// reuleaux
module reuleaux(input logic clk, input logic rst_n, input logic [2:0] colour,
                input logic [7:0] centre_x, input logic [6:0] centre_y, input logic [7:0] diameter,
                input logic start, output logic done,
                output logic [7:0] vga_x, output logic [6:0] vga_y,
                output logic [2:0] vga_colour, output logic vga_plot);
Size: about 32 flip-flops, roughly 49 I/O pins, roughly 39000 um^2 of cells after synthesis.
==> flow/config.mk <==
export PLATFORM = sky130hd
export DESIGN_NAME = reuleaux
export DESIGN_NICKNAME = reuleaux
export VERILOG_FILES = /design/flow/design.v
export SDC_FILE = /design/flow/constraint.sdc
export NUM_CORES = 4
export LEC_CHECK = 0
export ABC_AREA = 1
export CAP_MARGIN = 15
export CELL_PAD_IN_SITES_GLOBAL_PLACEMENT = 1
export CORE_ASPECT_RATIO = 1.11
export CORE_MARGIN = 2
export CORE_UTILIZATION = 39
export CTS_CLUSTER_SIZE = 98
export GPL_ROUTABILITY_DRIVEN = 0
export GPL_TIMING_DRIVEN = 0
export HOLD_SLACK_MARGIN = 0.01
export SETUP_SLACK_MARGIN = 5.0
export SLEW_MARGIN = 0
==> flow/constraint.sdc <==
create_clock -name core_clock -period 30.7 [get_ports {clk}]
set_input_delay 6.1400 -clock core_clock [delete_from_list [all_inputs] [get_ports {clk}]]
set_output_delay 6.1400 -clock core_clock [all_outputs]
set_load 0.01 [all_outputs]
run.sh (not shown) runs the stock make flow with config.mk's settings and CLKGATE_MAP_FILE=.
The first run ran to the end with no violations.
Change:
Settings changed: ABC_AREA 1 to 0, CELL_PAD_IN_SITES_GLOBAL_PLACEMENT 1 to 0, CORE_UTILIZATION 39 to 71, CTS_CLUSTER_SIZE 98 to 29, GPL_ROUTABILITY_DRIVEN 0 to 1, GPL_TIMING_DRIVEN 0 to 1, HOLD_SLACK_MARGIN 0.01 to unset, PLACE_DENSITY_LB_ADDON set to 0.19, SETUP_SLACK_MARGIN 5.0 to -2.0, SLEW_MARGIN 0 to 40, TNS_END_PERCENT set to 5.
After rerunning: With this change the flow never finished: it broke off in global routing on GRT-0116. Synthesized area came out lower by 8.3%. Synthesized cell count decreases by 26%. Die area drops by 49%.
Change:
Settings changed: ABC_AREA 0 to 1, CELL_PAD_IN_SITES_GLOBAL_PLACEMENT 0 to 1, CORE_ASPECT_RATIO 1.11 to 0.5, CORE_UTILIZATION 71 to 47, CTS_CLUSTER_DIAMETER set to 221, CTS_CLUSTER_SIZE 29 to 98, PLACE_DENSITY_LB_ADDON 0.19 to 0.3, SETUP_SLACK_MARGIN -2.0 to -1.52, SLEW_MARGIN 40 to 0, TNS_END_PERCENT 5 to 40.
After rerunning: With this change the flow reached the layout checks and failed them: negative setup slack. Area after synthesis went up by roughly a tenth. Die area went up by well over a third. Synthesized cell count went up by a quarter to a third.
Change:
Settings changed: CELL_PAD_IN_SITES_GLOBAL_PLACEMENT 1 to 0, CORE_ASPECT_RATIO 0.5 to 0.98, CORE_UTILIZATION 47 to 65, CTS_CLUSTER_DIAMETER 221 to 358, CTS_CLUSTER_SIZE 98 to 43, HOLD_SLACK_MARGIN set to -0.09, PLACE_DENSITY_LB_ADDON 0.3 to unset, SETUP_SLACK_MARGIN -1.52 to unset, TNS_END_PERCENT 40 to unset.
This time the run completed without violations.
Clock-buffer cell count shrinks by 1.
Area after synthesis stays the same.
Routed wire length shrinks by 4.1%.
Sequential share of layout area stays flat.
Cell area shrinks by 1.8%.

* * *

Starting RTL as in the previous note.
Settings: LEC_CHECK=0, CAP_MARGIN=20, CORE_ASPECT_RATIO=0.5, CORE_MARGIN=2, CORE_UTILIZATION=58, CTS_CLUSTER_DIAMETER=396, CTS_CLUSTER_SIZE=98, GPL_ROUTABILITY_DRIVEN=0, HOLD_SLACK_MARGIN=0.26, SETUP_SLACK_MARGIN=-0.19, SLEW_MARGIN=20, TNS_END_PERCENT=40; clock period 40.0 ns.
The baseline completed without violations.
Then changed:
ABC_AREA = 1   (was not set)
CELL_PAD_IN_SITES_DETAIL_PLACEMENT = 1   (was not set)
CORE_ASPECT_RATIO = not set   (was 0.5)
CORE_MARGIN = 3   (was 2)
CORE_UTILIZATION = 65   (was 58)
CTS_CLUSTER_DIAMETER = not set   (was 396)
CTS_CLUSTER_SIZE = not set   (was 98)
GPL_ROUTABILITY_DRIVEN = not set   (was 0)
HOLD_SLACK_MARGIN = not set   (was 0.26)
SETUP_SLACK_MARGIN = not set   (was -0.19)
SLEW_MARGIN = 15   (was 20)
TNS_END_PERCENT = not set   (was 40)
=> This time the run stopped in detailed placement, error DPL-0033. Synthesized area grows by 9.0%. Die area is lower by 1.3%. Synthesized cell count rises by 35%.
Then changed:
ABC_AREA = not set   (was 1)
CELL_PAD_IN_SITES_DETAIL_PLACEMENT = not set   (was 1)
CORE_MARGIN = 2   (was 3)
SLEW_MARGIN = 20   (was 15)
clock period = 32.7 ns   (was 40.0 ns; I/O delays follow)
This time the run produced a layout that fails on negative setup slack.
Synthesized area falls by 8.3%.
Die size falls by 9.6%.
Synthesized cell count falls by 26%.
Then changed:
CORE_UTILIZATION = 40   (was 65)
GPL_ROUTABILITY_DRIVEN = 0   (was not set)
TNS_END_PERCENT = 95   (was not set)
clock period = 40.1 ns   (was 32.7 ns; I/O delays follow)
After rerunning: This time the run finished clean. Sequential share of layout area goes up by 0.34 points. Wire length shrinks by 15%. Non-clock buffer count drops by 895.
Then changed:
GPL_ROUTABILITY_DRIVEN = not set   (was 0)
TNS_END_PERCENT = not set   (was 95)
clock period = 31.2 ns   (was 40.1 ns; I/O delays follow)
Effect:
- The changed run finished but failed the layout checks on negative setup slack
- routed wire length is higher by roughly a tenth
- count of clock-buffer cells in the layout does not change
- critical path depth went up by 9
- setup slack degrades by 2200 ps
- final cell count went up by about a fifth
Then changed:
ABC_AREA = 1   (was not set)
CELL_PAD_IN_SITES_DETAIL_PLACEMENT = 1   (was not set)
clock period = 40.0 ns   (was 31.2 ns; I/O delays follow)
The new run passed the timing, design-rule and antenna checks.
Synthesized cell count increases by 35%.
Hold slack is worse by 160 ps.
Wire length went up by 5.9%.
Clock skew goes down by 4.5 ps.

* * *

reuleaux again, from the RTL that the note above started with.
clock: 21.7 ns
lec_check: 0
abc_area: 1
cap_margin: 0
core_aspect_ratio: 0.94
core_margin: 2
core_utilization: 71
cts_cluster_diameter: 216
cts_cluster_size: 43
max_routing_layer: met4
slew_margin: 20
The baseline never finished: it broke off in clock tree synthesis on DPL-0033.
Next try:
Settings changed: ABC_AREA 1 to not set, CAP_MARGIN 0 to 20, CORE_ASPECT_RATIO 0.94 to not set, CORE_UTILIZATION 71 to 18, CTS_CLUSTER_DIAMETER 216 to not set, CTS_CLUSTER_SIZE 43 to not set, MAX_ROUTING_LAYER met4 to not set.
Clock period 21.7 ns to 47.8 ns, I/O delays scaled along.
Now the flow completed with no timing, DRC or antenna violations.
Die area grows to 3.6 times its value.
Synthesized area shrinks by about 8%.
Synthesized cell count shrinks by about 26%.
Next try:
Settings changed: ABC_AREA set to 1, CORE_UTILIZATION 18 to 66, SETUP_SLACK_MARGIN set to -2.0.
Clock period 47.8 ns to 29.8 ns, I/O delays scaled along.
With this change the flow finished but fails on negative setup slack.
First-iteration DRC count came out higher by well over a third.
Non-clock buffer count came out higher by 545.
Cell count came out higher by a few percent.
Sequential share of layout area came out lower by 0.25 points.
Register-to-register slack gets worse by 18 ns.
Critical path depth came out higher by 27.
Via count came out higher by a quarter to a third.
Setup slack gets worse by 2.5 ns.
Next try:
Settings changed: CORE_UTILIZATION 66 to 72, PLACE_DENSITY set to 0.4, SETUP_SLACK_MARGIN -2.0 to not set.
Clock period 29.8 ns to 15.3 ns, I/O delays scaled along.
After rerunning:
- The new run never finished: it broke off in clock tree synthesis
- synthesized area stays the same
- synthesized cell count stays the same
- die area shrinks by 8.2%

* * *

Starting RTL as in the previous note.
clock: 21.8 ns
lec_check: 0
abc_area: 1
cap_margin: 20
core_margin: 2
core_utilization: 62
cts_cluster_diameter: 206
cts_cluster_size: 98
place_density: 0.37
slew_margin: 20
tns_end_percent: 10
The baseline aborted during 5_1_grt.
==> next run, changes <==
ABC_AREA = unset   (was 1)
CORE_UTILIZATION = 40   (was 62)
CTS_CLUSTER_DIAMETER = unset   (was 206)
CTS_CLUSTER_SIZE = unset   (was 98)
PLACE_DENSITY = unset   (was 0.37)
TNS_END_PERCENT = unset   (was 10)
clock period = 40.0 ns   (was 21.8 ns; I/O delays follow)
Now the flow completed without violations.
Die area grows by about 40%.
Area after synthesis shrinks by 8.3%.
Synthesized cell count came out lower by 26%.
==> next run, changes <==
ABC_AREA = 1   (was unset)
CELL_PAD_IN_SITES_DETAIL_PLACEMENT = 1   (was unset)
CELL_PAD_IN_SITES_GLOBAL_PLACEMENT = 1   (was unset)
CORE_ASPECT_RATIO = 1.98   (was unset)
CORE_UTILIZATION = 65   (was 40)
CTS_CLUSTER_SIZE = 50   (was unset)
GPL_ROUTABILITY_DRIVEN = 0   (was unset)
MAX_ROUTING_LAYER = met4   (was unset)
SLEW_MARGIN = 15   (was 20)
=> This time the run stopped in 3_1_place_gp_skip_io with GPL-0301; area after synthesis rose by about 9%; synthesized cell count goes up by 35%; die size decreases by 32%.
==> next run, changes <==
CORE_MARGIN = 3   (was 2)
GPL_ROUTABILITY_DRIVEN = 1   (was 0)
The changed run ended with an error in 3_1_place_gp_skip_io, error GPL-0301. Die area is higher by 1.7%. Area after synthesis does not change. Synthesized cell count stays the same.

* * *

## job 101
Starting RTL as in the previous note.
make LEC_CHECK=0 ABC_AREA=1 CAP_MARGIN=20 CELL_PAD_IN_SITES_DETAIL_PLACEMENT=1 CELL_PAD_IN_SITES_GLOBAL_PLACEMENT=1 CORE_MARGIN=3 CORE_UTILIZATION=65 GPL_ROUTABILITY_DRIVEN=0 MAX_ROUTING_LAYER=met4 SLEW_MARGIN=15 finish   # period 40.0 ns
Job 101 failed in 3_1_place_gp_skip_io with GPL-0301.
What job 102 does differently from job 101 at the input level:
==> flow/config.mk <==
export PLATFORM = sky130hd
export DESIGN_NAME = reuleaux
export DESIGN_NICKNAME = reuleaux
export VERILOG_FILES = /design/flow/design.v
export SDC_FILE = /design/flow/constraint.sdc
export NUM_CORES = 4
export LEC_CHECK = 0
export CAP_MARGIN = 20
export CORE_ASPECT_RATIO = 1.77
export CORE_MARGIN = 2
export CORE_UTILIZATION = 58
export CTS_CLUSTER_DIAMETER = 396
export CTS_CLUSTER_SIZE = 98
export GPL_ROUTABILITY_DRIVEN = 0
export SETUP_SLACK_MARGIN = -0.19
export SLEW_MARGIN = 0
export TNS_END_PERCENT = 40
Results
Job 101 failed in 3_1_place_gp_skip_io with GPL-0301. In summary, job 102 completed successfully, with a layout that passed the timing, design-rule and antenna checks. Job 102 vs job 101: area share of fa/ha/maj cells after synthesis up in job 102. [compare] base=job 101 new=job 102: floorplan net count fell about 23%, summed standard-cell area reported by yosys fell about 8%, area after synthesis fell 8.3%, area inside the core boundary rose 3.9%. Share of synthesized cell area in and, or, nand and nor gates (job 102 over job 101): decrease, 17 points. As of job 102, die footprint had risen slightly compared to job 101. Job 102 vs job 101, main combinational cell family by area after synthesis: AND-OR/OR-AND gates vs simple AND/OR/NAND/NOR gates. Die span in x delta for job 102 relative to job 101: about 24% lower. [job 102 vs job 101] count of distinct cell types in the synthesized netlist: higher in job 102.
Input changes introduced in job 103 (baseline for comparison: job 102):
==> flow/config.mk <==
export PLATFORM = sky130hd
export DESIGN_NAME = reuleaux
export DESIGN_NICKNAME = reuleaux
export VERILOG_FILES = /design/flow/design.v
export SDC_FILE = /design/flow/constraint.sdc
export NUM_CORES = 4
export LEC_CHECK = 0
export CAP_MARGIN = 20
export CORE_ASPECT_RATIO = 0.84
export CORE_MARGIN = 2
export CORE_UTILIZATION = 35
export CTS_CLUSTER_DIAMETER = 87
export CTS_CLUSTER_SIZE = 98
export SETUP_SLACK_MARGIN = 2.77
export SLEW_MARGIN = 20
Notes after the runs:
What job 103 reported for total met2 wirelength after detailed routing has to be multiplied by 1.2 to get the figure for job 102.
Routed metal-1 wire length (job 103 vs. job 102) increases by more than a quarter
The higher average routed wire per standard cell of job 103 and job 102 is in job 102.
Relative to job 103, the following input files were edited for job 104:
==> flow/config.mk <==
export PLATFORM = sky130hd
export DESIGN_NAME = reuleaux
export DESIGN_NICKNAME = reuleaux
export VERILOG_FILES = /design/flow/design.v
export SDC_FILE = /design/flow/constraint.sdc
export NUM_CORES = 4
export LEC_CHECK = 0
export CAP_MARGIN = 20
export CORE_MARGIN = 2
export CORE_UTILIZATION = 72
export SLEW_MARGIN = 20
==> flow/constraint.sdc <==
create_clock -name core_clock -period 23.7 [get_ports {clk}]
set_input_delay 4.7400 -clock core_clock [delete_from_list [all_inputs] [get_ports {clk}]]
set_output_delay 4.7400 -clock core_clock [all_outputs]
set_load 0.01 [all_outputs]
==> results <==
Flow for job 104 halted at 4_1_cts, error code DPL-0038.
Looking at count of standard-cell rows, job 104 sits below job 103.
Job 103 → job 104: floorplan core area fell by 52,000 um^2; floorplan core density rose by 38 points.
